--- config.mk ---
export PLATFORM = sky130hd
export DESIGN_NAME = RegisterFile32Bits
export DESIGN_NICKNAME = RegisterFile32Bits
export VERILOG_FILES = /design/flow/design.v
export SDC_FILE = /design/flow/constraint.sdc
export NUM_CORES = 4
export LEC_CHECK = 0
export ABC_AREA = 1
export CAP_MARGIN = 20
export CORE_MARGIN = 7
export CORE_UTILIZATION = 40
export GPL_ROUTABILITY_DRIVEN = 0
export SLEW_MARGIN = 20
--- constraint.sdc ---
create_clock -name core_clock -period 7.0 [get_ports {clk}]
set_input_delay 1.4000 -clock core_clock [delete_from_list [all_inputs] [get_ports {clk}]]
set_output_delay 1.4000 -clock core_clock [all_outputs]
set_load 0.01 [all_outputs]
--- design.v ---
module Fiveto32Decoder(Select, Wenable, Load_Out);
input [4:0] Select;
input Wenable;
output reg [31:0] Load_Out;
always@(*)
if (Wenable == 1)
case(Select)
5'h0 : Load_Out = 32'h00000001;
5'h1 : Load_Out = 32'h00000002;
5'h2 : Load_Out = 32'h00000004;
5'h3 : Load_Out = 32'h00000008;
5'h4 : Load_Out = 32'h00000010;
5'h5 : Load_Out = 32'h00000020;
5'h6 : Load_Out = 32'h00000040;
5'h7 : Load_Out = 32'h00000080;
5'h8 : Load_Out = 32'h00000100;
5'h9 : Load_Out = 32'h00000200;
5'hA : Load_Out = 32'h00000400;
5'hB : Load_Out = 32'h00000800;
5'hC : Load_Out = 32'h000001000;
5'hD : Load_Out = 32'h000002000;
5'hE : Load_Out = 32'h000004000;
5'hF : Load_Out = 32'h000008000;
5'h10 : Load_Out = 32'h00010000;
5'h11 : Load_Out = 32'h00020000;
5'h12 : Load_Out = 32'h00040000;
5'h13 : Load_Out = 32'h00080000;
5'h14 : Load_Out = 32'h00100000;
5'h15 : Load_Out = 32'h00200000;
5'h16 : Load_Out = 32'h00400000;
5'h17 : Load_Out = 32'h00800000;
5'h18 : Load_Out = 32'h01000000;
5'h19 : Load_Out = 32'h02000000;
5'h1A : Load_Out = 32'h04000000;
5'h1B : Load_Out = 32'h08000000;
5'h1C : Load_Out = 32'h10000000;
5'h1D : Load_Out = 32'h20000000;
5'h1E : Load_Out = 32'h40000000;
5'h1F : Load_Out = 32'h80000000;
default: Load_Out = 32'h00000000;
endcase
else
Load_Out <= 0;
endmodule
module Register32bit (Din, Dout, Load, Reset, clk);
input [31:0] Din;
output reg [31:0] Dout;
input Load, Reset, clk;
always@(posedge clk or posedge Reset) begin
if (Reset == 1)
Dout = 0;
else if (Load == 1)
Dout <= Din;
else
Dout <= Dout;
end
endmodule
module Mux32to1 (Reg0,Reg1,Reg2,Reg3,Reg4,Reg5,Reg6,Reg7,Reg8,Reg9,Reg10,Reg11,Reg12,Reg13,Reg14,Reg15,Reg16,Reg17,Reg18,Reg19,Reg20,Reg21,Reg22,Reg23,Reg24,Reg25,Reg26,Reg27,Reg28,Reg29,Reg30,Reg31, Select, Regout);
input [31:0]Reg0, Reg1,Reg2,Reg3,Reg4,Reg5,Reg6,Reg7,Reg8,Reg9,Reg10,Reg11,Reg12,Reg13,Reg14,Reg15,Reg16;
input [31:0]Reg17,Reg18,Reg19,Reg20,Reg21,Reg22,Reg23,Reg24,Reg25,Reg26,Reg27,Reg28,Reg29,Reg30,Reg31;
input [4:0]Select;
output reg [31:0] Regout;
always@(*)
case(Select)
5'h0: Regout <= Reg0;
5'h1: Regout <= Reg1;
5'h2: Regout <= Reg2;
5'h3: Regout <= Reg3;
5'h4: Regout <= Reg4;
5'h5: Regout <= Reg5;
5'h6: Regout <= Reg6;
5'h7: Regout <= Reg7;
5'h8: Regout <= Reg8;
5'h9: Regout <= Reg9;
5'hA: Regout <= Reg10;
5'hB: Regout <= Reg11;
5'hC: Regout <= Reg12;
5'hD: Regout <= Reg13;
5'hE: Regout <= Reg14;
5'hF: Regout <= Reg15;
5'h10: Regout <= Reg16;
5'h11: Regout <= Reg17;
5'h12: Regout <= Reg18;
5'h13: Regout <= Reg19;
5'h14: Regout <= Reg20;
5'h15: Regout <= Reg21;
5'h16: Regout <= Reg22;
5'h17: Regout <= Reg23;
5'h18: Regout <= Reg24;
5'h19: Regout <= Reg25;
5'h1A: Regout <= Reg26;
5'h1B: Regout <= Reg27;
5'h1C: Regout <= Reg28;
5'h1D: Regout <= Reg29;
5'h1E: Regout <= Reg30;
5'h1F: Regout <= Reg31;
default Regout <= 32'b0;
endcase
endmodule
module RegisterFile32Bits(DataIn,DataA,DataB,RdAddress1,RdAddress2,WrtAddress,clk,Reset,Wenable);
input[31:0]DataIn;
input clk,Reset,Wenable;
input [4:0]RdAddress1,RdAddress2,WrtAddress;
output [31:0]DataA,DataB;
wire [31:0] Load;
wire [31:0] Dout0;
wire [31:0] Dout1;
wire [31:0] Dout2;
wire [31:0] Dout3;
wire [31:0] Dout4;
wire [31:0] Dout5;
wire [31:0] Dout6;
wire [31:0] Dout7;
wire [31:0] Dout8;
wire [31:0] Dout9;
wire [31:0] Dout10;
wire [31:0] Dout11;
wire [31:0] Dout12;
wire [31:0] Dout13;
wire [31:0] Dout14;
wire [31:0] Dout15;
wire [31:0] Dout16;
wire [31:0] Dout17;
wire [31:0] Dout18;
wire [31:0] Dout19;
wire [31:0] Dout20;
wire [31:0] Dout21;
wire [31:0] Dout22;
wire [31:0] Dout23;
wire [31:0] Dout24;
wire [31:0] Dout25;
wire [31:0] Dout26;
wire [31:0] Dout27;
wire [31:0] Dout28;
wire [31:0] Dout29;
wire [31:0] Dout30;
wire [31:0] Dout31;
Fiveto32Decoder u00 (WrtAddress,Wenable,Load);
Register32bit uu0 (DataIn, Dout0, Load[0], Reset, clk);
Register32bit uu1 (DataIn, Dout1, Load[1], Reset, clk);
Register32bit uu2 (DataIn, Dout2, Load[2], Reset, clk);
Register32bit uu3 (DataIn, Dout3, Load[3], Reset, clk);
Register32bit uu4 (DataIn, Dout4, Load[4], Reset, clk);
Register32bit uu5 (DataIn, Dout5, Load[5], Reset, clk);
Register32bit uu6 (DataIn, Dout6, Load[6], Reset, clk);
Register32bit uu7 (DataIn, Dout7, Load[7], Reset, clk);
Register32bit uu8 (DataIn, Dout8, Load[8], Reset, clk);
Register32bit uu9 (DataIn, Dout9, Load[9], Reset, clk);
Register32bit uu10 (DataIn, Dout10, Load[10], Reset, clk);
Register32bit uu11 (DataIn, Dout11, Load[11], Reset, clk);
Register32bit uu12 (DataIn, Dout12, Load[12], Reset, clk);
Register32bit uu13 (DataIn, Dout13, Load[13], Reset, clk);
Register32bit uu14 (DataIn, Dout14, Load[14], Reset, clk);
Register32bit uu15 (DataIn, Dout15, Load[15], Reset, clk);
Register32bit uu16 (DataIn, Dout16, Load[16], Reset, clk);
Register32bit uu17 (DataIn, Dout17, Load[17], Reset, clk);
Register32bit uu18 (DataIn, Dout18, Load[18], Reset, clk);
Register32bit uu19 (DataIn, Dout19, Load[19], Reset, clk);
Register32bit uu20 (DataIn, Dout20, Load[20], Reset, clk);
Register32bit uu21 (DataIn, Dout21, Load[21], Reset, clk);
Register32bit uu22 (DataIn, Dout22, Load[22], Reset, clk);
Register32bit uu23 (DataIn, Dout23, Load[23], Reset, clk);
Register32bit uu24 (DataIn, Dout24, Load[24], Reset, clk);
Register32bit uu25 (DataIn, Dout25, Load[25], Reset, clk);
Register32bit uu26 (DataIn, Dout26, Load[26], Reset, clk);
Register32bit uu27 (DataIn, Dout27, Load[27], Reset, clk);
Register32bit uu28 (DataIn, Dout28, Load[28], Reset, clk);
Register32bit uu29 (DataIn, Dout29, Load[29], Reset, clk);
Register32bit uu30 (DataIn, Dout30, Load[30], Reset, clk);
Register32bit uu31 (DataIn, Dout31, Load[31], Reset, clk);
Mux32to1 um1(Dout0,Dout1,Dout2,Dout3,Dout4,Dout5,Dout6,Dout7,Dout8,Dout9,Dout10,Dout11,Dout12,Dout13,Dout14,Dout15,Dout16,Dout17,Dout18,Dout19,Dout20,Dout21,Dout22,Dout23,Dout24,Dout25,Dout26,Dout27,Dout28,Dout29,Dout30,Dout31,RdAddress1, DataA);
Mux32to1 um2(Dout0,Dout1,Dout2,Dout3,Dout4,Dout5,Dout6,Dout7,Dout8,Dout9,Dout10,Dout11,Dout12,Dout13,Dout14,Dout15,Dout16,Dout17,Dout18,Dout19,Dout20,Dout21,Dout22,Dout23,Dout24,Dout25,Dout26,Dout27,Dout28,Dout29,Dout30,Dout31,RdAddress2, DataB);
endmodule 
--- run.sh ---
#!/bin/bash
# the make line also repeats each setting of config.mk as NAME=value (left out here)
make -C /OpenROAD-flow-scripts/flow DESIGN_CONFIG=/design/flow/config.mk WORK_HOME=/design/flow/orfs CLKGATE_MAP_FILE= finish
==> impl_metrics.json, run 1 <==
{
  "yosysUniqueCellTypes": 20,
  "cp-end-kind": "output pin",
  "finalSetupTns_ps": 0,
  "topCellsByArea": "dfrtp_1 45%, nand2_1 15%, nand3_1 10%",
  "antenna_found_initial": 10,
  "ant_nets": 0,
  "drv_cap": 0,
  "numSynthFlops": 1024,
  "seq_area_mm2": 0.0256,
  "common_cells": "2221 x nand2_1, 1140 x nand3_1, 1024 x dfrtp_1",
  "grt_pass1_vias": 54500,
  "cts_resized": 0,
  "cp_slowest_cell": "clkdlybuf4s50_1",
  "synth_cells": 7977,
  "p_clk_w": 0.00637,
  "top_logic_kind": "simple AND/OR/NAND/NOR gates",
  "routed_wl_mm": 252,
  "powerSeq_w": 0.00805,
  "core_region_area_mm2": 0.140,
  "finalSetupViolations": 0,
  "p_int_w": 0.0117,
  "ctsHoldBuffers": 0,
  "routedWlPerCell_um": 26.3,
  "async_reset_ff_share_pct": 100,
  "vdd_drop_max_mv": 0.208,
  "overflow": 0,
  "finalMaxSlewViolations": 0,
  "crit_path_max_incr_delay_ps": 630,
  "cts-root-buf": "clkbuf_16",
  "sequentialPowerShare_pct": 46.7,
  "rows": 137,
  "post_cts_buffers": 0,
  "ys_area_mm2": 0.0563,
  "r2r_slack_ps": 6150,
  "grt_max_degree": 153,
  "reg2reg_depth": 2,
  "drc": 0,
  "crit_fanout": 23,
  "worst_slew_pin_slew_ps": 1200,
  "yosys.area_share.aoi_pct": 9.40,
  "mux_share_pct": 0,
  "yosysTopAreaCellShare_pct": 45.5,
  "max_slew_margin_pct": 19.8,
  "nFillCells": 13900,
  "ys_sh_xor_pct": 0,
  "die_y_um": 389,
  "crit_arrival_ps": 4910,
  "htree_levels": 3,
  "power_combinational_w": 0.00282,
  "pin_count": 114,
  "syn_area_per_cell_um2": 7.06,
  "power.share.switching_pct": 32.0,
  "rsz0062_at_grt": "false",
  "status": "timing/DRC/antenna clean",
  "die_x_um": 389,
  "cts_max_path_buffers": 3,
  "grt_util_all_layers_pct": 32.1,
  "flop_cell": "dfrtp_1",
  "yosys.area.top_type": "dfrtp_1",
  "cp_num_buf_inv": 4,
  "holdPathEnd": "uu18.Dout[28]",
  "synth_nets": 8027,
  "p_leak_nw": 31.2,
  "fin_crit_ps": 6310,
  "io_buffers": 113,
  "cp_top_family": "buffers and inverters",
  "ys_cells": 7977,
  "pre_cts_ws_ps": 829,
  "grt_pass1_wl_mm": 370,
  "fp.dieArea_mm2": 0.152,
  "clock_latency_ps": 760,
  "nNetsFinal": 7687,
  "setup_ws_ps": 693,
  "power.switching_w": 0.00551,
  "top_power_group": "sequential cells",
  "cp-endpoint": "DataB[8]",
  "hold_path.startpoint": "uu18.Dout[28]",
  "fin_crit_sh_pct": 90.1,
  "cts_buffers": 118,
  "regToRegStartpoint": "uu3.Dout[6]",
  "crit_start": "RdAddress2[2]",
  "yosysSeqAreaShare_pct": 45.5,
  "place_hpwl_mm": 144,
  "synth_top_cell_by_count": "nand2_1",
  "log.warning_count": 57,
  "synthSimpleGateAreaFrac_pct": 39.1,
  "viasPerCell": 6.12,
  "required_ps": 5600,
  "cp-start-kind": "input port",
  "yosysWarnings": 3,
  "via_count": 58800,
  "initCoreUtil_pct": 40.4,
  "cts_tree": "yes",
  "edf_count": 0,
  "clockPowerShare_pct": 37.0,
  "p_comb_share_pct": 16.4,
  "fmax_mhz": 159,
  "drtPass1Iterations": 7,
  "fa_ha_area_share_pct": 0,
  "crit_top_cell": "nand2_1",
  "p_per_area_mw_per_mm2": 271,
  "r2r-end": "uu3.Dout[6]",
  "cts_num_sinks": 1024,
  "cp.depth": 11,
  "clkSlewWorstSetupHoldPaths_ps": 60,
  "logic_area_mm2": 0.0278,
  "min_path_cells": 2,
  "syn2layout_area_growth_pct": 12.8,
  "hold_class": "reg -> reg",
  "crit_chain": "clkdlybuf4s50_1 > nand2_1 > clkinv_2 > buf_12 > nand4_1 > nand2_1 > nor2_1 > nand2_1 > nor2_1 > nand3_1 > clkdlybuf4s50_1",
  "crit_type": "in -> out",
  "hold_viol": 0,
  "syn_area_mm2": 0.0563,
  "finClkSkew_ps": 0,
  "dr.first_iter.drc_count": 8120
}
## per-layer routing
layer  vias up  GRT usage, %  part of all wire [%]
met1     27800          43.1                    39
met3       850          7.41                    12
met2      3938          47.8                    42
met4         6          18.3                   6.7
met5         -             0                 0.016
li1      26200             -                     -
## final cells by class
type	instances	area share [%]
Multi-Input combinational cell	6087	43.8
Sequential cell	1024	40.3
Clock buffer	175	5.39
Timing Repair Buffer	287	5.30
Tap cell	1876	3.69
Inverter	119	0.742
Clock inverter	39	0.740
Antenna cell	3	0.0118
## per-stage QoR
stage / instances / cell area [µm²] / hold slack, ps / power [W] / util, %
6_report: 9610 / 63500 / 508 / 0.0172 / 45.5
5_1_grt: 9609 / 63500 / 527 / 0.0180 / 45.5
4_1_cts: 9603 / 63400 / 509 / 0.0172 / 45.5
3_5_place_dp: 9389 / 59500 / 495 / 0.0109 / 42.7
3_3_place_gp: 9386 / 59500 / 488 / 0.0108 / 42.6
2_1_floorplan: 7977 / 56300 / 475 / 0.00964 / -
==> run 2, diff against run 1 <==
Settings changed: ABC_AREA 1 to 0, CAP_MARGIN 20 to 15, CELL_PAD_IN_SITES_GLOBAL_PLACEMENT set to 1, CORE_ASPECT_RATIO set to 0.77, CORE_MARGIN 7 to 2, CORE_UTILIZATION 40 to 58, CTS_CLUSTER_SIZE set to 63, GPL_ROUTABILITY_DRIVEN 0 to unset, MAX_ROUTING_LAYER set to met5, PLACE_DENSITY_LB_ADDON set to 0.14.
Clock period 7.0 ns to 4.34 ns, I/O delays scaled along.
==> run 2 against run 1 <==
  * Now fails the layout checks on negative setup slack
  * Worst hold slack improved by 18 ps
  * Area after synthesis fell by 3.9%
  * Critical path depth rose by 1
  * Largest cell class unchanged
  * Die size fell by 37%
  * Global-route usage rose by 20 points
  * Core utilization rose by 26 points
  * Clock skew did not move
  * Clock power rose by 56%
  * Register-to-register slack got worse by 2700 ps
  * Setup slack got worse by 790 ps
==> impl_metrics.json, run 2 <==
{
  "ys_cells": 5157,
  "crit_fanout": 16,
  "ys_area_mm2": 0.0541,
  "cp-end-kind": "output pin",
  "syn2layout_area_growth_pct": 22.8,
  "clock_latency_ps": 720,
  "common_cells": "1299 x nand3_1, 1028 x mux2_2, 1024 x dfrtp_1",
  "cts_tree": "yes",
  "crit_chain": "clkdlybuf4s50_1 > buf_12 > nor3b_4 > buf_4 > buf_12 > nand3_1 > nand4_1 > nor4_1 > buf_4 > a21oi_4 > buf_4 > clkdlybuf4s50_1",
  "crit_start": "RdAddress2[1]",
  "syn_area_per_cell_um2": 10.5,
  "viasPerCell": 7.73,
  "max_slew_margin_pct": 18.9,
  "top_logic_kind": "multiplexers",
  "cp.depth": 12,
  "fmax_mhz": 225,
  "p_total_w": 0.0279,
  "crit_arrival_ps": 3570,
  "power_combinational_w": 0.00477,
  "dr.first_iter.drc_count": 8702,
  "io_buffers": 113,
  "hold_path.startpoint": "uu10.Dout[27]",
  "cp_top_family": "buffers and inverters",
  "clkSlewWorstSetupHoldPaths_ps": 70,
  "place_hpwl_mm": 158,
  "nNetsFinal": 5463,
  "htree_levels": 3,
  "top_power_group": "sequential cells",
  "ant_nets": 0,
  "setup_ws_ps": -98.7,
  "p_comb_share_pct": 17.1,
  "vdd_drop_max_mv": 0.554,
  "yosys.area.top_type": "dfrtp_1",
  "synth_top_cell_by_count": "nand3_1",
  "fa_ha_area_share_pct": 0,
  "powerSeq_w": 0.0132,
  "hold_viol": 0,
  "grt_use_met1_pct": 68.6,
  "rows": 98,
  "syn_area_mm2": 0.0541,
  "grt_max_degree": 109,
  "core_region_area_mm2": 0.0927,
  "required_ps": 3470,
  "status": "finished with violations",
  "crit_type": "in -> out",
  "edf_count": 0,
  "post-route-util_pct": 71.7,
  "finalMaxSlewViolations": 0,
  "fp.dieArea_mm2": 0.0958,
  "power.share.switching_pct": 29.8,
  "use_met2_pct": 69.7,
  "yosys.area_share.aoi_pct": 5.76,
  "yosysTopAreaCellShare_pct": 47.3,
  "log.warning_count": 36,
  "ys_sh_xor_pct": 0,
  "yosysUniqueCellTypes": 62,
  "pin_count": 114,
  "so_faults": "negative setup slack",
  "yosysSeqAreaShare_pct": 47.3,
  "die_y_um": 272,
  "routed_wl_mm": 255,
  "r2r-end": "uu3.Dout[22]",
  "flop_cell": "dfrtp_1",
  "p_per_area_mw_per_mm2": 420,
  "fin_crit_sh_pct": 102,
  "nFillCells": 6807,
  "antenna_found_initial": 15,
  "p_int_w": 0.0196,
  "place.gp.congestion": 0.996,
  "holdPathEnd": "uu10.Dout[27]",
  "clockPowerShare_pct": 35.7,
  "cp-start-kind": "input port",
  "crit_top_cell": "buf_4",
  "holdWs_ps": 526,
  "synth_nets": 5207,
  "grt-busiest-layer": "met2",
  "regToRegStartpoint": "uu3.Dout[22]",
  "topCellsByArea": "dfrtp_1 47%, mux2_2 21%, nand3_1 12%",
  "yosysWarnings": 3,
  "sequentialPowerShare_pct": 47.3,
  "r2r_slack_ps": 3460,
  "mux_share_pct": 21.8,
  "p_clk_w": 0.00996,
  "cp_num_buf_inv": 7,
  "p_leak_nw": 29.4,
  "synth_cells": 5157,
  "min_path_cells": 1,
  "via_count": 52200,
  "drv_cap": 0,
  "finalSetupTns_ps": -186,
  "cts_num_sinks": 1024,
  "pre_cts_ws_ps": -798,
  "cts-root-buf": "clkbuf_16",
  "globalRouteMet3Util_pct": 24.5,
  "grt_pass1_wl_mm": 362,
  "drc": 0,
  "cp_slowest_cell": "clkdlybuf4s50_1",
  "initCoreUtil_pct": 58.4,
  "hold_class": "reg -> reg",
  "power.switching_w": 0.00831,
  "fin_crit_ps": 4440,
  "cp-endpoint": "DataB[13]",
  "async_reset_ff_share_pct": 100,
  "rsz0062_at_grt": "true",
  "reg2reg_depth": 1,
  "numSynthFlops": 1024,
  "overflow": 0,
  "finalSetupViolations": 2,
  "synthSimpleGateAreaFrac_pct": 20.7,
  "cts_max_path_buffers": 3,
  "drtPass1Iterations": 9,
  "routedWlPerCell_um": 37.7,
  "die_x_um": 352,
  "grt_util_all_layers_pct": 52.1,
  "finClkSkew_ps": 0,
  "crit_path_max_incr_delay_ps": 530,
  "worst_slew_pin_slew_ps": 1210,
  "cts_buffers": 104,
  "grt_pass1_vias": 49700
}
[run 2: area by class of cell]
class	count	area [µm²]	area share, %
Sequential cell	1024	25600	38.5
Clock buffer	137	2960	4.45
Tap cell	1250	1560	2.35
Antenna cell	13	32.5	0.0489
Multi-Input combinational cell	3528	26900	40.5
Inverter	7	30.0	0.0452
Timing Repair Buffer	748	8600	12.9
Clock inverter	55	739	1.11
[run 2: repair_timing]
item,in CTS,in global routing
pin swaps,8,19
hold buffers,0,0
setup buffers,15,21
resized,133,88
cloned,3,4
setup endpoints to repair,61,34
[run 2: metrics by stage]
stage,instance area (µm²),instances
final,66500,6762
after floorplan,54100,5157
after detailed placement,61600,6514
after global routing,66500,6751
after CTS,65800,6724
after global placement,61600,6514
[run 2: layer usage]
layer	part of all wire (%)	wire length, µm
met5	0.044	111
met4	7.7	19600
met3	17	43900
met2	39	99500
met1	36	91900
==> run 3, diff against run 2 <==
Settings changed: CORE_MARGIN 2 to 4, CORE_UTILIZATION 58 to 46, SETUP_SLACK_MARGIN set to 1.71.
Clock period 4.34 ns to 8.38 ns, I/O delays scaled along.
==> run 3 against run 2 <==
  * The run now finishes clean
  * Cell count is 2.1% lower
  * Worst hold slack got worse by 11 ps
  * Design area fell by 8.4%
  * Register-to-register slack better by 4000 ps
  * Flip-flop count unchanged
  * Setup slack improved by 1700 ps
  * Die size up 29%
  * Non-clock buffer count decreased by 460
  * Global-route usage is 11 points lower
  * Core utilization shrank 20 points
==> impl_metrics.json, run 3 <==
{
  "p_per_area_mw_per_mm2": 235,
  "crit_fanout": 31,
  "seq_area_mm2": 0.0256,
  "common_cells": "1299 x nand3_1, 1028 x mux2_2, 1024 x dfrtp_1",
  "powerSeq_w": 0.00682,
  "syn2layout_area_growth_pct": 12.6,
  "async_reset_ff_share_pct": 100,
  "cp-start-kind": "input port",
  "edf_count": 0,
  "pin_count": 114,
  "clockPowerShare_pct": 36.4,
  "synth_cells": 5157,
  "log.warning_count": 66,
  "cp-endpoint": "DataA[15]",
  "worst_slew_pin_slew_ps": 1310,
  "p_comb_share_pct": 16.0,
  "power.share.switching_pct": 29.6,
  "post-route-util_pct": 52.2,
  "fmax_mhz": 148,
  "holdPathEnd": "uu3.Dout[27]",
  "syn_area_per_cell_um2": 10.5,
  "regToRegStartpoint": "uu18.Dout[12]",
  "status": "timing/DRC/antenna clean",
  "die_y_um": 309,
  "synth_top_cell_by_count": "nand3_1",
  "yosys.area.top_type": "dfrtp_1",
  "required_ps": 6700,
  "r2r_slack_ps": 7440,
  "cp.depth": 9,
  "top_power_group": "sequential cells",
  "p_leak_nw": 25.9,
  "logic_area_mm2": 0.0266,
  "ant_nets": 0,
  "ys_area_mm2": 0.0541,
  "clkSlewWorstSetupHoldPaths_ps": 60,
  "p_clk_w": 0.00520,
  "cp_slowest_cell": "and3b_4",
  "finalMaxSlewViolations": 0,
  "viasPerCell": 7.51,
  "drtPass1Iterations": 8,
  "crit_start": "RdAddress1[4]",
  "numSynthFlops": 1024,
  "crit_path_max_incr_delay_ps": 640,
  "via_count": 49700,
  "htree_levels": 3,
  "cts_max_path_buffers": 3,
  "hold_viol": 0,
  "cts_tree": "yes",
  "io_buffers": 113,
  "topCellsByArea": "dfrtp_1 47%, mux2_2 21%, nand3_1 12%",
  "grt_max_degree": 149,
  "finClkSkew_ps": 0,
  "vdd_drop_max_mv": 0.182,
  "place.gp.congestion": 0.917,
  "p_int_w": 0.0101,
  "nFillCells": 10500,
  "yosysUniqueCellTypes": 62,
  "cts_buffers": 105,
  "crit_type": "in -> out",
  "fp.dieArea_mm2": 0.123,
  "min_path_cells": 1,
  "die_x_um": 399,
  "hold_path.startpoint": "uu3.Dout[27]",
  "drc": 0,
  "finalSetupTns_ps": 0,
  "syn_area_mm2": 0.0541,
  "rsz0062_at_grt": "true",
  "ctsHoldBuffers": 0,
  "initCoreUtil_pct": 46.3,
  "reg2reg_depth": 1,
  "grt_pass1_wl_mm": 367,
  "mux_share_pct": 21.8,
  "yosysTopAreaCellShare_pct": 47.3,
  "core_region_area_mm2": 0.117,
  "antenna_found_initial": 16,
  "sequentialPowerShare_pct": 47.7,
  "yosysSeqAreaShare_pct": 47.3,
  "fin_crit_sh_pct": 80.4,
  "ys_cells": 5157,
  "cts-root-buf": "clkbuf_16",
  "yosys.area_share.aoi_pct": 5.76,
  "cp-end-kind": "output pin",
  "routed_wl_mm": 262,
  "max_slew_margin_pct": 12.9,
  "synthSimpleGateAreaFrac_pct": 20.7,
  "dr.first_iter.drc_count": 8475,
  "clock_latency_ps": 730,
  "finalSetupViolations": 0,
  "cp_top_family": "buffers and inverters",
  "hold_class": "reg -> reg",
  "cts_num_sinks": 1024,
  "place_hpwl_mm": 141,
  "r2r-end": "uu18.Dout[12]",
  "routedWlPerCell_um": 39.6,
  "crit_chain": "dlygate4sd2_1 > buf_8 > and3b_4 > and2_4 > buf_4 > a2111oi_0 > nand4_1 > o32a_1 > clkdlybuf4s50_1",
  "p_total_w": 0.0143,
  "rows": 110,
  "power_combinational_w": 0.00228,
  "cp_num_buf_inv": 4,
  "nNetsFinal": 5009,
  "ys_sh_xor_pct": 0,
  "grt_pass1_vias": 47000,
  "power.switching_w": 0.00423,
  "drv_cap": 0,
  "synth_nets": 5207,
  "flop_cell": "dfrtp_1",
  "top_logic_kind": "multiplexers",
  "pre_cts_ws_ps": 1140,
  "yosysWarnings": 3,
  "fa_ha_area_share_pct": 0,
  "grt_util_all_layers_pct": 41.6,
  "overflow": 0,
  "crit_arrival_ps": 5060,
  "fin_crit_ps": 6740,
  "setup_ws_ps": 1640
}
==> run 3: layer usage <==
| layer | share of wire [%] | GRT usage [%] | wire length (µm) | vias to the layer above |
|---|---|---|---|---|
| met5 | 0.015 | 0.418 | 40 | - |
| li1 | - | - | - | 19200 |
| met2 | 40 | 56.2 | 104000 | 4294 |
| met3 | 15 | 14.4 | 38900 | 971 |
| met1 | 39 | 58.8 | 104000 | 25300 |
| met4 | 6.1 | 21.0 | 15900 | 6 |
==> run 3: metrics by stage <==
step,area (µm²),hold slack [ps],instances
2_1_floorplan,54100,480,5157
3_3_place_gp,56800,496,6394
3_5_place_dp,56900,503,6398
4_1_cts,60800,519,6594
5_1_grt,60900,543,6611
6_report,60900,516,6621
==> run 3: what timing repair did <==
| action | 4_1_cts | 5_1_grt |
|---|---|---|
| endpoints found under the setup margin | 57 | 37 |
| gates resized | 41 | 22 |
| pin swaps | 2 | 3 |
| setup buffers | 1 | 10 |
| cloned | 8 | 2 |
==> run 3: area by class of cell <==
| cell class | count | area share (%) |
|---|---|---|
| Multi-Input combinational cell | 3533 | 43.7 |
| Sequential cell | 1024 | 42.0 |
| Clock buffer | 146 | 5.07 |
| Timing Repair Buffer | 288 | 4.81 |
| Tap cell | 1568 | 3.22 |
| Clock inverter | 41 | 1.03 |
| Antenna cell | 14 | 0.0575 |
| Inverter | 7 | 0.0493 |
==> run 4, diff against run 3 <==
Settings changed: CELL_PAD_IN_SITES_DETAIL_PLACEMENT set to 1, CELL_PAD_IN_SITES_GLOBAL_PLACEMENT 1 to 0, CORE_MARGIN 4 to 7, CORE_UTILIZATION 46 to 69, CTS_CLUSTER_SIZE 63 to 25, GPL_ROUTABILITY_DRIVEN set to 0, GPL_TIMING_DRIVEN set to 1, HOLD_SLACK_MARGIN set to 0.19, PLACE_DENSITY_LB_ADDON 0.14 to 0.03, SLEW_MARGIN 20 to 40, TNS_END_PERCENT set to 10.
==> run 4 against run 3 <==
  * The flow now stops in clock tree synthesis (4_1_cts)
  * Area after synthesis unchanged
  * Die size decreased by 30%
  * Synthesized cell count unchanged
==> impl_metrics.json, run 4 <==
{
  "common_cells": "1299 x nand3_1, 1028 x mux2_2, 1024 x dfrtp_1",
  "yosysTopAreaCellShare_pct": 47.3,
  "numSynthFlops": 1024,
  "synth_nets": 5207,
  "core_region_area_mm2": 0.0772,
  "top_logic_kind": "multiplexers",
  "synth_cells": 5157,
  "edf_count": 0,
  "die_x_um": 333,
  "status": "did not finish",
  "flow.stopped_at": "clock tree synthesis (4_1_cts)",
  "place_hpwl_mm": 167,
  "fp.dieArea_mm2": 0.0866,
  "synth_top_cell_by_count": "nand3_1",
  "io_buffers": 113,
  "ys_sh_xor_pct": 0,
  "yosys.area.top_type": "dfrtp_1",
  "yosys.area_share.aoi_pct": 5.76,
  "pin_count": 114,
  "rows": 89,
  "topCellsByArea": "dfrtp_1 47%, mux2_2 21%, nand3_1 12%",
  "yosysSeqAreaShare_pct": 47.3,
  "syn_area_mm2": 0.0541,
  "die_y_um": 260,
  "firstError": "[ERROR DPL-0033] detailed placement checks failed during check placement.",
  "async_reset_ff_share_pct": 100,
  "mux_share_pct": 21.8,
  "synthSimpleGateAreaFrac_pct": 20.7,
  "yosysUniqueCellTypes": 62,
  "flop_cell": "dfrtp_1",
  "dp.cells": 5873,
  "fa_ha_area_share_pct": 0,
  "initCoreUtil_pct": 70.1,
  "syn_area_per_cell_um2": 10.5,
  "ys_cells": 5157,
  "yosysWarnings": 3,
  "ys_area_mm2": 0.0541
}
## run 4: per-stage QoR
step / setup WS [ps] / instance area, µm² / hold WS (ps)
after detailed placement: 1110 / 56000 / 507
after global placement: 1280 / 55900 / 498
after floorplan: -7410 / 54100 / 480
==> run 5, diff against run 4 <==
Settings changed: ABC_AREA 0 to unset, CAP_MARGIN 15 to 20, CELL_PAD_IN_SITES_DETAIL_PLACEMENT 1 to unset, CELL_PAD_IN_SITES_GLOBAL_PLACEMENT 0 to unset, CORE_ASPECT_RATIO 0.77 to unset, CORE_MARGIN 7 to 2, CORE_UTILIZATION 69 to 67, CTS_CLUSTER_SIZE 25 to 33, GPL_ROUTABILITY_DRIVEN 0 to unset, GPL_TIMING_DRIVEN 1 to unset, HOLD_SLACK_MARGIN 0.19 to 0.3, MAX_ROUTING_LAYER met5 to unset, PLACE_DENSITY_LB_ADDON 0.03 to unset, SETUP_SLACK_MARGIN 1.71 to unset, SLEW_MARGIN 40 to 20, TNS_END_PERCENT 10 to unset.
Clock period 8.38 ns to 3.78 ns, I/O delays scaled along.
==> run 5 against run 4 <==
  * The layout now fails its checks (negative setup slack)
  * Area after synthesis stayed put
  * Synthesized cell count stayed put
  * Die size is 4.0% lower
==> impl_metrics.json, run 5 <==
{
  "yosysUniqueCellTypes": 62,
  "p_total_w": 0.0323,
  "crit_top_cell": "buf_4",
  "die_x_um": 288,
  "hold_viol": 0,
  "cts_num_sinks": 1024,
  "power.share.switching_pct": 30.1,
  "p_comb_share_pct": 17.4,
  "p_clk_w": 0.0114,
  "syn2layout_area_growth_pct": 23.3,
  "max_slew_margin_pct": 20.3,
  "finClkSkew_ps": 0,
  "crit_fanout": 8,
  "p_leak_nw": 29.3,
  "antenna_found_initial": 12,
  "fin_crit_ps": 3830,
  "place.gp.congestion": 1.04,
  "flop_cell": "dfrtp_1",
  "nFillCells": 4590,
  "crit_path_max_incr_delay_ps": 570,
  "yosys.area.top_type": "dfrtp_1",
  "cts_max_path_buffers": 3,
  "syn_area_mm2": 0.0541,
  "common_cells": "1299 x nand3_1, 1028 x mux2_2, 1024 x dfrtp_1",
  "place_hpwl_mm": 149,
  "ys_sh_xor_pct": 0,
  "crit_type": "in -> out",
  "yosysTopAreaCellShare_pct": 47.3,
  "r2r_slack_ps": 2890,
  "top_power_group": "sequential cells",
  "ant_nets": 0,
  "finalMaxSlewViolations": 0,
  "drv_cap": 0,
  "syn_area_per_cell_um2": 10.5,
  "edf_count": 0,
  "synth_nets": 5207,
  "setup_ws_ps": -54.1,
  "grt_pass1_vias": 53500,
  "cts_tree": "yes",
  "hold_class": "in -> async",
  "fp.dieArea_mm2": 0.0831,
  "pin_count": 114,
  "finalSetupViolations": 12,
  "crit_start": "RdAddress1[0]",
  "clockPowerShare_pct": 35.4,
  "sequentialPowerShare_pct": 47.2,
  "fa_ha_area_share_pct": 0,
  "power.switching_w": 0.00971,
  "htree_levels": 3,
  "required_ps": 3020,
  "crit_chain": "buf_6 > buf_4 > nor3b_4 > and2_2 > buf_4 > a22oi_1 > o2111ai_2 > o32a_1 > dlygate4sd2_1",
  "dp.cells": 6293,
  "nNetsFinal": 5472,
  "ys_cells": 5157,
  "cp_slowest_cell": "nor3b_4",
  "initCoreUtil_pct": 67.4,
  "vdd_drop_max_mv": 0.486,
  "dr.first_iter.drc_count": 11200,
  "io_buffers": 113,
  "core_region_area_mm2": 0.0803,
  "p_per_area_mw_per_mm2": 484,
  "grt_max_degree": 113,
  "cp.depth": 9,
  "drc": 0,
  "numSynthFlops": 1024,
  "drtPass1Iterations": 17,
  "cts_buffers": 107,
  "yosysSeqAreaShare_pct": 47.3,
  "regToRegStartpoint": "uu11.Dout[3]",
  "via_count": 54500,
  "routedWlPerCell_um": 39.2,
  "yosysWarnings": 3,
  "rsz0062_at_grt": "true",
  "log.warning_count": 39,
  "yosys.area_share.aoi_pct": 5.76,
  "so_faults": "negative setup slack",
  "r2r-end": "uu11.Dout[3]",
  "mux_share_pct": 21.8,
  "cp_top_family": "buffers and inverters",
  "cp-endpoint": "DataA[31]",
  "topCellsByArea": "dfrtp_1 47%, mux2_2 21%, nand3_1 12%",
  "viasPerCell": 8.29,
  "p_int_w": 0.0226,
  "clkSlewWorstSetupHoldPaths_ps": 60,
  "fin_crit_sh_pct": 101,
  "clock_latency_ps": 700,
  "top_logic_kind": "multiplexers",
  "powerSeq_w": 0.0152,
  "stdcell_count": 6582,
  "cp_num_buf_inv": 4,
  "grt_util_all_layers_pct": 61.4,
  "cp-end-kind": "output pin",
  "cp-start-kind": "input port",
  "rows": 104,
  "async_reset_ff_share_pct": 100,
  "cts-root-buf": "clkbuf_16",
  "die_y_um": 288,
  "power_combinational_w": 0.00563,
  "synthSimpleGateAreaFrac_pct": 20.7,
  "overflow": 0,
  "crit_arrival_ps": 3080,
  "worst_slew_pin_slew_ps": 1200,
  "status": "finished with violations",
  "reg2reg_depth": 1,
  "grt_pass1_wl_mm": 367,
  "synth_top_cell_by_count": "nand3_1",
  "routed_wl_mm": 258,
  "fmax_mhz": 261,
  "ys_area_mm2": 0.0541,
  "synth_cells": 5157
}
-- run 5: routing by layer --
metal,track usage (%),vias to the layer above,share of wire [%]
met3,35.3,2393,20
met1,72.8,25900,31
met2,79.4,6067,37
met4,51.1,24,12
met5,2.78,-,0.15
li1,-,20100,-
-- run 5: timing repair --
action	CTS	global route
gates resized	332	55
endpoints found under the setup margin	64	52
hold buffers	0	0
cloned	20	0
setup buffers	55	9
pin swaps	61	30
-- run 5: final cells by class --
cell class                      instances  area, µm²  area share, %
Antenna cell                           11       27.5         0.0413
Inverter                                7       32.5         0.0488
Sequential cell                      1024      25600           38.4
Clock inverter                         46        602          0.902
Clock buffer                          152       3170           4.75
Timing Repair Buffer                  751       8900           13.3
Tap cell                             1060       1330           1.99
Multi-Input combinational cell       3531      27100           40.5
-- run 5: stage by stage --
| step | setup slack (ps) | hold WS [ps] | utilization [%] | instance area, µm² | TNS [ps] |
|---|---|---|---|---|---|
| CTS | 1.73 | 479 | 82.9 | 66600 | 0 |
| finish | -54.1 | 467 | 83.1 | 66700 | -226 |
| global route | -49.3 | 500 | 83.1 | 66700 | -78.9 |
| floorplan | -11090 | 480 | - | 54100 | - |
| global placement | -801 | 493 | 76.2 | 61200 | -34800 |
| detailed placement | -859 | 504 | 76.2 | 61100 | -36870 |
==> run 6, diff against run 5 <==
Settings changed: ABC_AREA set to 0, CAP_MARGIN 20 to 15, CELL_PAD_IN_SITES_GLOBAL_PLACEMENT set to 0, CORE_ASPECT_RATIO set to 0.77, CORE_UTILIZATION 67 to 70, CTS_CLUSTER_SIZE 33 to 63, HOLD_SLACK_MARGIN 0.3 to unset, MAX_ROUTING_LAYER set to met5, SETUP_SLACK_MARGIN set to 1.02.
Clock period 3.78 ns to 3.86 ns, I/O delays scaled along.
==> run 6 against run 5 <==
  * The run now fails in global routing (5_1_grt)
  * Synthesized cell count did not move
  * Die size decreased by 4.2%
  * Area after synthesis unchanged
==> impl_metrics.json, run 6 <==
{
  "status": "did not finish",
  "flow.stopped_at": "global routing (5_1_grt)",
  "firstError": "[ERROR GRT-0232] Routing congestion too high. Check the congestion heatmap in the GUI.",
  "synth_cells": 5157,
  "placed_area_mm2": 0.0612,
  "htree_levels": 3,
  "edf_count": 0,
  "synth_top_cell_by_count": "nand3_1",
  "yosys.area.top_type": "dfrtp_1",
  "common_cells": "1299 x nand3_1, 1028 x mux2_2, 1024 x dfrtp_1",
  "async_reset_ff_share_pct": 100,
  "fp.dieArea_mm2": 0.0796,
  "cts_num_sinks": 1024,
  "yosysWarnings": 3,
  "cts_buffers": 98,
  "ys_cells": 5157,
  "ctsHoldBuffers": 0,
  "yosys.area_share.aoi_pct": 5.76,
  "synth_nets": 5207,
  "yosysTopAreaCellShare_pct": 47.3,
  "initCoreUtil_pct": 70.7,
  "place_hpwl_mm": 152,
  "fa_ha_area_share_pct": 0,
  "overflow": 35,
  "rows": 89,
  "numSynthFlops": 1024,
  "yosysSeqAreaShare_pct": 47.3,
  "syn_area_per_cell_um2": 10.5,
  "die_x_um": 321,
  "flop_cell": "dfrtp_1",
  "cts-root-buf": "clkbuf_16",
  "pre_cts_ws_ps": -982,
  "mux_share_pct": 21.8,
  "top_logic_kind": "multiplexers",
  "pin_count": 114,
  "synthSimpleGateAreaFrac_pct": 20.7,
  "yosysUniqueCellTypes": 62,
  "topCellsByArea": "dfrtp_1 47%, mux2_2 21%, nand3_1 12%",
  "core_region_area_mm2": 0.0766,
  "io_buffers": 113,
  "die_y_um": 248,
  "ys_area_mm2": 0.0541,
  "cts_max_path_buffers": 3,
  "grt_util_all_layers_pct": 84.0,
  "place.gp.congestion": 1.06,
  "syn_area_mm2": 0.0541,
  "ys_sh_xor_pct": 0
}
run 6: stage by stage:
stage	setup TNS, ps	utilization [%]	instances	hold WS (ps)	total power [W]
after floorplan	-	-	5157	480	0.0174
after global placement	-37160	79.9	6240	493	0.0197
after detailed placement	-39620	79.9	6240	505	0.0200
after CTS	0	89.2	6608	525	0.0305
run 6: repair_timing:
| action | in CTS |
|---|---|
| gates cloned | 45 |
| buffers inserted | 145 |
| endpoints found under the hold margin | 0 |
| resized | 596 |
| pin swaps | 165 |
| setup endpoints to repair | 64 |
run 6: per-layer routing:
metal	GRT usage, %	GRT overflow
met1	85.5	6
met2	93.7	10
met3	76.2	3
met4	77.9	15
met5	59.7	1
==> run 7, diff against run 6 <==
Settings changed: CELL_PAD_IN_SITES_DETAIL_PLACEMENT set to 0, CORE_MARGIN 2 to 7, CORE_UTILIZATION 70 to 69, CTS_CLUSTER_SIZE 63 to 25, GPL_ROUTABILITY_DRIVEN set to 0, GPL_TIMING_DRIVEN set to 0, HOLD_SLACK_MARGIN set to -0.06, MAX_ROUTING_LAYER met5 to met4, PLACE_DENSITY_LB_ADDON set to 0.14, SETUP_SLACK_MARGIN 1.02 to 1.71, SLEW_MARGIN 20 to 40, TNS_END_PERCENT set to 10.
Clock period 3.86 ns to 8.38 ns, I/O delays scaled along.
==> run 7 against run 6 <==
  * Synthesized cell count unchanged
  * Area after synthesis unchanged
  * Die size increased by 8.8%
  * The run again fails in global routing (5_1_grt)
==> impl_metrics.json, run 7 <==
{
  "status": "did not finish",
  "flow.stopped_at": "global routing (5_1_grt)",
  "firstError": "[ERROR GRT-0116] Global routing finished with congestion. Check the congestion regions in the DRC Viewer.",
  "mux_share_pct": 21.8,
  "cts_max_path_buffers": 3,
  "top_logic_kind": "multiplexers",
  "synth_nets": 5207,
  "core_region_area_mm2": 0.0772,
  "cts-root-buf": "clkbuf_16",
  "ctsHoldBuffers": 0,
  "pin_count": 114,
  "yosys.area_share.aoi_pct": 5.76,
  "place_hpwl_mm": 218,
  "cts_num_sinks": 1024,
  "async_reset_ff_share_pct": 100,
  "yosysTopAreaCellShare_pct": 47.3,
  "edf_count": 0,
  "ys_cells": 5157,
  "overflow": 586,
  "cts_buffers": 97,
  "yosysWarnings": 3,
  "initCoreUtil_pct": 70.1,
  "io_buffers": 110,
  "ys_area_mm2": 0.0541,
  "fp.dieArea_mm2": 0.0866,
  "yosysSeqAreaShare_pct": 47.3,
  "die_x_um": 333,
  "synthSimpleGateAreaFrac_pct": 20.7,
  "syn_area_per_cell_um2": 10.5,
  "common_cells": "1299 x nand3_1, 1028 x mux2_2, 1024 x dfrtp_1",
  "flop_cell": "dfrtp_1",
  "grt_util_all_layers_pct": 86.6,
  "yosys.area.top_type": "dfrtp_1",
  "syn_area_mm2": 0.0541,
  "dp.cells": 6378,
  "numSynthFlops": 1024,
  "yosysUniqueCellTypes": 62,
  "die_y_um": 260,
  "topCellsByArea": "dfrtp_1 47%, mux2_2 21%, nand3_1 12%",
  "rows": 89,
  "htree_levels": 3,
  "ys_sh_xor_pct": 0,
  "synth_cells": 5157,
  "synth_top_cell_by_count": "nand3_1",
  "fa_ha_area_share_pct": 0
}
## run 7: routing by layer
| metal | track usage [%] | overflow |
|---|---|---|
| met3 | 83.9 | 127 |
| met4 | 81.9 | 158 |
| met5 | - | - |
| met2 | 91.8 | 179 |
| met1 | 85.8 | 122 |
## run 7: through the flow
step           setup TNS (ps)  power [W]  cell area [µm²]  setup WS (ps)
4_1_cts                     0     0.0143            62400           1640
3_5_place_dp                0    0.00941            58500            913
3_3_place_gp                -    0.00919            56500         -13120
2_1_floorplan        -7587770    0.00802            54100          -7410
## run 7: what timing repair did
item / CTS
resized: 152
pin swaps: 3
setup buffers: 3
setup endpoints to repair: 64
hold endpoints to repair: 0
==> run 8, diff against run 7 <==
Settings changed: ABC_AREA 0 to 1, CAP_MARGIN 15 to 20, CELL_PAD_IN_SITES_DETAIL_PLACEMENT 0 to unset, CELL_PAD_IN_SITES_GLOBAL_PLACEMENT 0 to unset, CORE_ASPECT_RATIO 0.77 to unset, CORE_UTILIZATION 69 to 40, CTS_CLUSTER_SIZE 25 to unset, GPL_TIMING_DRIVEN 0 to unset, HOLD_SLACK_MARGIN -0.06 to unset, MAX_ROUTING_LAYER met4 to unset, PLACE_DENSITY_LB_ADDON 0.14 to unset, SETUP_SLACK_MARGIN 1.71 to 0.94, SLEW_MARGIN 40 to 30, TNS_END_PERCENT 10 to unset.
Clock period 8.38 ns to 4.98 ns, I/O delays scaled along.
==> run 8 against run 7 <==
  * Now clean on timing, DRC and antenna
  * Synthesized cell count increased by 55%
  * Area after synthesis is 4.0% higher
  * Die size grew 75%
==> impl_metrics.json, run 8 <==
{
  "grt_pass1_wl_mm": 389,
  "seq_area_mm2": 0.0256,
  "initCoreUtil_pct": 40.4,
  "crit_chain": "clkbuf_4 > buf_4 > nand2_4 > nor2_4 > buf_4 > bufbuf_16 > nand3_1 > nand2_1 > nor2_1 > nand2_1 > nor2_2 > nand3_4 > dlygate4sd2_1",
  "htree_levels": 3,
  "synth_cells": 7977,
  "grt_util_all_layers_pct": 34.1,
  "power.switching_w": 0.00790,
  "p_per_area_mw_per_mm2": 363,
  "crit_type": "in -> out",
  "routed_wl_mm": 269,
  "power.share.switching_pct": 32.4,
  "nFillCells": 13800,
  "cts_max_path_buffers": 3,
  "pre_cts_ws_ps": 32.4,
  "crit_fanout": 10,
  "pin_count": 114,
  "cts_num_sinks": 1024,
  "status": "timing/DRC/antenna clean",
  "rows": 137,
  "syn_area_per_cell_um2": 7.06,
  "synth_top_cell_by_count": "nand2_1",
  "p_clk_w": 0.00879,
  "routedWlPerCell_um": 27.3,
  "cp-end-kind": "output pin",
  "synth_nets": 8027,
  "powerSeq_w": 0.0114,
  "p_leak_nw": 33.3,
  "antenna_found_initial": 17,
  "syn2layout_area_growth_pct": 19.3,
  "topCellsByArea": "dfrtp_1 45%, nand2_1 15%, nand3_1 10%",
  "holdPathEnd": "uu31.Dout[9]",
  "yosysUniqueCellTypes": 20,
  "synthSimpleGateAreaFrac_pct": 39.1,
  "yosysTopAreaCellShare_pct": 45.5,
  "reg2reg_depth": 2,
  "finalSetupTns_ps": 0,
  "finalMaxSlewViolations": 0,
  "cts_tree": "yes",
  "required_ps": 3980,
  "regToRegStartpoint": "uu30.Dout[2]",
  "viasPerCell": 6.20,
  "finClkSkew_ps": 0,
  "fin_crit_sh_pct": 81.5,
  "ys_cells": 7977,
  "cp_top_family": "buffers and inverters",
  "cts_buffers": 116,
  "max_slew_margin_pct": 28.8,
  "fmax_mhz": 246,
  "ys_sh_xor_pct": 0,
  "ys_area_mm2": 0.0563,
  "die_x_um": 389,
  "logic_area_mm2": 0.0282,
  "edf_count": 0,
  "grt_pass1_vias": 55800,
  "power_combinational_w": 0.00427,
  "cp_slowest_cell": "dlygate4sd2_1",
  "drv_cap": 0,
  "grt_max_degree": 143,
  "cp-start-kind": "input port",
  "finalSetupViolations": 0,
  "ant_nets": 0,
  "yosys.area.top_type": "dfrtp_1",
  "syn_area_mm2": 0.0563,
  "p_total_w": 0.0244,
  "setup_ws_ps": 920,
  "p_comb_share_pct": 17.5,
  "fa_ha_area_share_pct": 0,
  "vdd_drop_max_mv": 0.323,
  "clkSlewWorstSetupHoldPaths_ps": 60,
  "crit_start": "RdAddress2[1]",
  "clockPowerShare_pct": 36.0,
  "hold_viol": 0,
  "r2r_slack_ps": 4120,
  "mux_share_pct": 0,
  "fp.dieArea_mm2": 0.152,
  "yosysWarnings": 3,
  "stdcell_count": 9847,
  "crit_arrival_ps": 3060,
  "die_y_um": 389,
  "drtPass1Iterations": 6,
  "top_logic_kind": "simple AND/OR/NAND/NOR gates",
  "p_int_w": 0.0165,
  "core_region_area_mm2": 0.140,
  "crit_path_max_incr_delay_ps": 340,
  "dr.first_iter.drc_count": 8984,
  "post-route-util_pct": 48.2,
  "ctsHoldBuffers": 0,
  "common_cells": "2221 x nand2_1, 1140 x nand3_1, 1024 x dfrtp_1",
  "dp.cells": 9523,
  "hold_path.startpoint": "uu31.Dout[9]",
  "clock_latency_ps": 740,
  "overflow": 0,
  "sequentialPowerShare_pct": 46.5,
  "flop_cell": "dfrtp_1",
  "cp-endpoint": "DataB[28]",
  "async_reset_ff_share_pct": 100,
  "cp.depth": 13,
  "numSynthFlops": 1024,
  "log.warning_count": 47,
  "io_buffers": 113,
  "cp_num_buf_inv": 5,
  "yosysSeqAreaShare_pct": 45.5,
  "hold_class": "reg -> reg",
  "yosys.area_share.aoi_pct": 9.40,
  "place_hpwl_mm": 155,
  "top_power_group": "sequential cells",
  "cts-root-buf": "clkbuf_16",
  "min_path_cells": 2,
  "drc": 0,
  "worst_slew_pin_slew_ps": 1070,
  "r2r-end": "uu30.Dout[2]",
  "fin_crit_ps": 4060,
  "rsz0062_at_grt": "true",
  "nNetsFinal": 7916,
  "via_count": 61000
}
-- run 8: repair_timing --
item / CTS / global route
buffers inserted: 57 / 16
resized: 266 / 73
pin swaps: 27 / 20
gates cloned: 24 / 1
endpoints found under the setup margin: 64 / 43
-- run 8: metal layers --
| layer | vias up | GRT usage, % | wire length, µm |
|---|---|---|---|
| li1 | 26700 | - | - |
| met1 | 28800 | 45.4 | 102000 |
| met2 | 4538 | 49.7 | 111000 |
| met3 | 992 | 8.78 | 35800 |
| met4 | 12 | 20.8 | 20200 |
| met5 | - | 0 | 71 |
-- run 8: final cells by class --
class                           count  area share, %
Sequential cell                  1024           38.1
Tap cell                         1876           3.49
Timing Repair Buffer              518           9.99
Antenna cell                        8         0.0298
Clock buffer                      182           5.17
Inverter                          119          0.708
Clock inverter                     33          0.503
Multi-Input combinational cell   6087           42.0
-- run 8: stage by stage --
| step | hold slack [ps] | instance area [µm²] |
|---|---|---|
| global placement | 488 | 61300 |
| global route | 526 | 67200 |
| CTS | 510 | 66900 |
| finish | 508 | 67200 |
| floorplan | 475 | 56300 |
| detailed placement | 496 | 61300 |
==> run 9, diff against run 8 <==
Settings changed: ABC_AREA 1 to unset, CORE_MARGIN 7 to 2, CORE_UTILIZATION 40 to 50, GPL_ROUTABILITY_DRIVEN 0 to unset, SETUP_SLACK_MARGIN 0.94 to unset, SLEW_MARGIN 30 to 20.
Clock period 4.98 ns to 6.81 ns, I/O delays scaled along.
==> run 9 against run 8 <==
  * Area after synthesis decreased by 3.9%
  * Core utilization rose by 9.0 points
  * Setup slack lost 600 ps
  * Clock skew is the same
  * Power down 27%
  * Largest power group unchanged
  * Global-route usage is 9.7 points higher
  * Sequential share of layout area grew 3.7 points
  * Design area down 8.8%
==> impl_metrics.json, run 9 <==
{
  "vdd_drop_max_mv": 0.231,
  "ys_cells": 5157,
  "core_region_area_mm2": 0.107,
  "via_count": 49900,
  "drc": 0,
  "setup_ws_ps": 317,
  "fa_ha_area_share_pct": 0,
  "holdPathEnd": "uu10.Dout[15]",
  "rows": 120,
  "antenna_found_initial": 14,
  "overflow": 0,
  "routedWlPerCell_um": 38.1,
  "common_cells": "1299 x nand3_1, 1028 x mux2_2, 1024 x dfrtp_1",
  "seq_area_mm2": 0.0256,
  "powerSeq_w": 0.00840,
  "nNetsFinal": 5074,
  "post_cts_buffers": 0,
  "grt_max_degree": 177,
  "yosys.area_share.aoi_pct": 5.76,
  "grt_pass1_vias": 47200,
  "pre_cts_ws_ps": 558,
  "required_ps": 5450,
  "fin_crit_sh_pct": 95.4,
  "cts_tree": "yes",
  "top_power_group": "sequential cells",
  "log.warning_count": 37,
  "ctsHoldBuffers": 0,
  "cp.depth": 9,
  "r2r_slack_ps": 5930,
  "status": "timing/DRC/antenna clean",
  "clock_latency_ps": 710,
  "placed_area_mm2": 0.0574,
  "synthSimpleGateAreaFrac_pct": 20.7,
  "crit_arrival_ps": 5130,
  "routed_wl_mm": 249,
  "power_combinational_w": 0.00277,
  "syn_area_mm2": 0.0541,
  "grt_util_all_layers_pct": 43.8,
  "hold_class": "reg -> reg",
  "reg2reg_depth": 1,
  "async_reset_ff_share_pct": 100,
  "ant_nets": 0,
  "initCoreUtil_pct": 50.5,
  "yosysWarnings": 3,
  "r2r-end": "uu5.Dout[26]",
  "final_design_area_no_fill_mm2": 0.0613,
  "worst_slew_pin_slew_ps": 1250,
  "grt_pass1_wl_mm": 352,
  "post-route-util_pct": 57.2,
  "hold_viol": 0,
  "sequentialPowerShare_pct": 47.4,
  "cts_max_path_buffers": 3,
  "yosysTopAreaCellShare_pct": 47.3,
  "finalMaxSlewViolations": 0,
  "p_comb_share_pct": 15.6,
  "edf_count": 0,
  "cts_resized": 0,
  "fin_crit_ps": 6490,
  "cts-root-buf": "clkbuf_16",
  "min_path_cells": 1,
  "synth_nets": 5207,
  "die_x_um": 333,
  "power.switching_w": 0.00525,
  "finalSetupViolations": 0,
  "crit_path_max_incr_delay_ps": 900,
  "cp-endpoint": "DataA[15]",
  "io_buffers": 113,
  "cp-end-kind": "output pin",
  "syn_area_per_cell_um2": 10.5,
  "ys_sh_xor_pct": 0,
  "yosys.area.top_type": "dfrtp_1",
  "hold_path.startpoint": "uu10.Dout[15]",
  "crit_fanout": 19,
  "pin_count": 114,
  "finClkSkew_ps": 0,
  "cp_num_buf_inv": 4,
  "p_per_area_mw_per_mm2": 289,
  "p_clk_w": 0.00654,
  "place_hpwl_mm": 144,
  "synth_top_cell_by_count": "nand3_1",
  "flop_cell": "dfrtp_1",
  "clockPowerShare_pct": 36.9,
  "crit_start": "RdAddress1[0]",
  "nFillCells": 9280,
  "htree_levels": 3,
  "clkSlewWorstSetupHoldPaths_ps": 60,
  "regToRegStartpoint": "uu5.Dout[26]",
  "top_logic_kind": "multiplexers",
  "synth_cells": 5157,
  "syn2layout_area_growth_pct": 13.2,
  "yosysSeqAreaShare_pct": 47.3,
  "p_leak_nw": 26.3,
  "crit_type": "in -> out",
  "drtPass1Iterations": 8,
  "mux_share_pct": 21.8,
  "dr.first_iter.drc_count": 9062,
  "ys_area_mm2": 0.0541,
  "fp.dieArea_mm2": 0.111,
  "place.gp.congestion": 0.953,
  "cp-start-kind": "input port",
  "cts_buffers": 113,
  "power.share.switching_pct": 29.7,
  "yosysUniqueCellTypes": 62,
  "drv_cap": 0,
  "logic_area_mm2": 0.0265,
  "die_y_um": 333,
  "numSynthFlops": 1024,
  "fmax_mhz": 154,
  "cp_top_family": "buffers and inverters",
  "viasPerCell": 7.65,
  "p_int_w": 0.0125,
  "max_slew_margin_pct": 16.4,
  "cts_num_sinks": 1024,
  "rsz0062_at_grt": "false",
  "crit_chain": "clkdlybuf4s50_1 > nor3b_2 > buf_12 > and2_2 > buf_12 > a22oi_1 > nand4_1 > o32a_1 > clkdlybuf4s50_1",
  "cp_slowest_cell": "clkdlybuf4s50_1",
  "topCellsByArea": "dfrtp_1 47%, mux2_2 21%, nand3_1 12%"
}
[run 9: routing by layer]
metal | global-route usage (%) | wire [µm] | vias up
li1 | - | - | 19200
met1 | 58.6 | 92900 | 24800
met2 | 59.6 | 98700 | 4548
met3 | 16.7 | 38100 | 1239
met4 | 26.6 | 18900 | 18
met5 | 0.391 | 165 | -
[run 9: layout make-up]
| class | instances | area share [%] |
|---|---|---|
| multi-input cells | 3528 | 43.2 |
| repair buffers | 350 | 5.70 |
| clock buffers | 161 | 5.37 |
| well taps | 1403 | 2.86 |
| diodes | 4 | 0.0163 |
| clock inverters | 45 | 0.988 |
| flip-flops and latches | 1024 | 41.8 |
| inverters | 7 | 0.0490 |
[run 9: stage by stage]
stage	hold slack (ps)	std cells	power, W	setup TNS, ps
final	529	6522	0.0177	0
after global routing	535	6519	0.0182	0
after CTS	526	6517	0.0176	0
after detailed placement	512	6311	0.0111	0
after global placement	499	6310	0.0111	0
after floorplan	480	5157	0.00987	-8873920
==> run 10, diff against run 9 <==
Settings changed: CORE_UTILIZATION 50 to 34.
Clock period 6.81 ns to 10.1 ns, I/O delays scaled along.
==> run 10 against run 9 <==
  * Core utilization is 19 points lower
  * Flip-flop count is the same
  * Register-to-register slack improved by 3300 ps
  * Via count fell by 0.87%
  * Critical path depth is the same
  * Cell count up 8.9%
  * Setup slack improved by 1200 ps
  * Worst hold slack gained 0.97 ps
  * Largest cell class unchanged
  * Largest power group unchanged
==> impl_metrics.json, run 10 <==
{
  "yosys.area_share.aoi_pct": 5.76,
  "r2r_slack_ps": 9200,
  "dp.cells": 6880,
  "io_buffers": 113,
  "yosysWarnings": 3,
  "rsz0062_at_grt": "false",
  "top_logic_kind": "multiplexers",
  "ant_nets": 0,
  "ys_sh_xor_pct": 0,
  "cp_slowest_cell": "clkdlybuf4s50_1",
  "holdPathEnd": "uu19.Dout[29]",
  "cts_num_sinks": 1024,
  "status": "timing/DRC/antenna clean",
  "p_leak_nw": 25.7,
  "yosys.area.top_type": "dfrtp_1",
  "finalSetupTns_ps": 0,
  "vdd_drop_max_mv": 0.152,
  "initCoreUtil_pct": 34.2,
  "mux_share_pct": 21.8,
  "edf_count": 0,
  "drv_cap": 0,
  "p_comb_share_pct": 15.4,
  "synth_top_cell_by_count": "nand3_1",
  "crit_type": "in -> out",
  "fmax_mhz": 116,
  "yosysSeqAreaShare_pct": 47.3,
  "syn_area_per_cell_um2": 10.5,
  "via_count": 49500,
  "synthSimpleGateAreaFrac_pct": 20.7,
  "core_region_area_mm2": 0.158,
  "worst_slew_pin_slew_ps": 1310,
  "drtPass1Iterations": 12,
  "post_cts_buffers": 0,
  "cp-end-kind": "output pin",
  "clockPowerShare_pct": 37.7,
  "cp-start-kind": "input port",
  "fp.dieArea_mm2": 0.162,
  "hold_class": "reg -> reg",
  "required_ps": 8080,
  "cp_num_buf_inv": 4,
  "syn2layout_area_growth_pct": 12.9,
  "ys_cells": 5157,
  "top_power_group": "sequential cells",
  "hold_path.startpoint": "uu19.Dout[29]",
  "crit_start": "RdAddress1[4]",
  "regToRegStartpoint": "uu19.Dout[26]",
  "die_x_um": 403,
  "cts_tree": "yes",
  "finClkSkew_ps": 0,
  "clock_latency_ps": 750,
  "drc": 0,
  "cts_resized": 0,
  "power_combinational_w": 0.00186,
  "nNetsFinal": 4974,
  "clkSlewWorstSetupHoldPaths_ps": 60,
  "grt_pass1_wl_mm": 354,
  "min_path_cells": 1,
  "overflow": 0,
  "place_hpwl_mm": 138,
  "topCellsByArea": "dfrtp_1 47%, mux2_2 21%, nand3_1 12%",
  "log.warning_count": 46,
  "sequentialPowerShare_pct": 47.0,
  "finalSetupViolations": 0,
  "place.gp.congestion": 0.989,
  "fa_ha_area_share_pct": 0,
  "p_per_area_mw_per_mm2": 198,
  "cts_max_path_buffers": 3,
  "routed_wl_mm": 250,
  "fin_crit_sh_pct": 85.3,
  "stdcell_count": 7104,
  "placed_area_mm2": 0.0570,
  "cts_buffers": 110,
  "crit_fanout": 48,
  "grt_pass1_vias": 47500,
  "ys_area_mm2": 0.0541,
  "r2r-end": "uu19.Dout[26]",
  "grt_max_degree": 160,
  "crit_path_max_incr_delay_ps": 930,
  "synth_nets": 5207,
  "antenna_found_initial": 27,
  "viasPerCell": 6.96,
  "hold_viol": 0,
  "fin_crit_ps": 8620,
  "grt_util_all_layers_pct": 29.9,
  "crit_chain": "clkdlybuf4s50_1 > buf_4 > nor3b_2 > buf_4 > and2_1 > a22oi_1 > nand4_1 > o32a_1 > clkdlybuf4s50_1",
  "numSynthFlops": 1024,
  "cp-endpoint": "DataA[22]",
  "common_cells": "1299 x nand3_1, 1028 x mux2_2, 1024 x dfrtp_1",
  "dr.first_iter.drc_count": 8185,
  "flop_cell": "dfrtp_1",
  "yosysTopAreaCellShare_pct": 47.3,
  "cts-root-buf": "clkbuf_16",
  "finalMaxSlewViolations": 0,
  "power.switching_w": 0.00359,
  "routedWlPerCell_um": 35.2,
  "die_y_um": 403,
  "cp.depth": 9,
  "powerSeq_w": 0.00567,
  "yosysUniqueCellTypes": 62,
  "p_clk_w": 0.00455,
  "p_int_w": 0.00850,
  "reg2reg_depth": 1,
  "htree_levels": 3,
  "syn_area_mm2": 0.0541,
  "cp_top_family": "buffers and inverters",
  "final_design_area_no_fill_mm2": 0.0611,
  "max_slew_margin_pct": 12.7,
  "rows": 146,
  "async_reset_ff_share_pct": 100,
  "crit_arrival_ps": 6600,
  "ctsHoldBuffers": 0,
  "power.share.switching_pct": 29.7,
  "synth_cells": 5157,
  "pin_count": 114
}
[run 10: per-stage QoR]
step                power [W]  util, %  hold slack [ps]  worst slack, ps
floorplan             0.00666        -              480            -6030
global placement      0.00745     36.0              494             1770
detailed placement    0.00751     36.1              511             1780
CTS                    0.0120     38.6              526             1760
global route           0.0124     38.6              539             1650
finish                 0.0121     38.6              530             1480
[run 10: cell type report]
cell class | instances | area (µm²)
fillers | 15300 | 97100
multi-input cells | 3528 | 26500
flip-flops and latches | 1024 | 25600
clock buffers | 147 | 3130
well taps | 2072 | 2590
repair buffers | 253 | 2310
clock inverters | 57 | 870
diodes | 16 | 40.0
inverters | 7 | 30.0
[run 10: metal layers]
metal / part of all wire (%) / wire, µm / track usage, %
met1: 36 / 90700 / 37.4
met2: 41 / 103000 / 42.6
met5: 0.092 / 231 / 0.297
met3: 14 / 34700 / 10.5
met4: 8.6 / 21500 / 21.6
Power figures rest on the tool's default switching activity, not on a simulated workload.
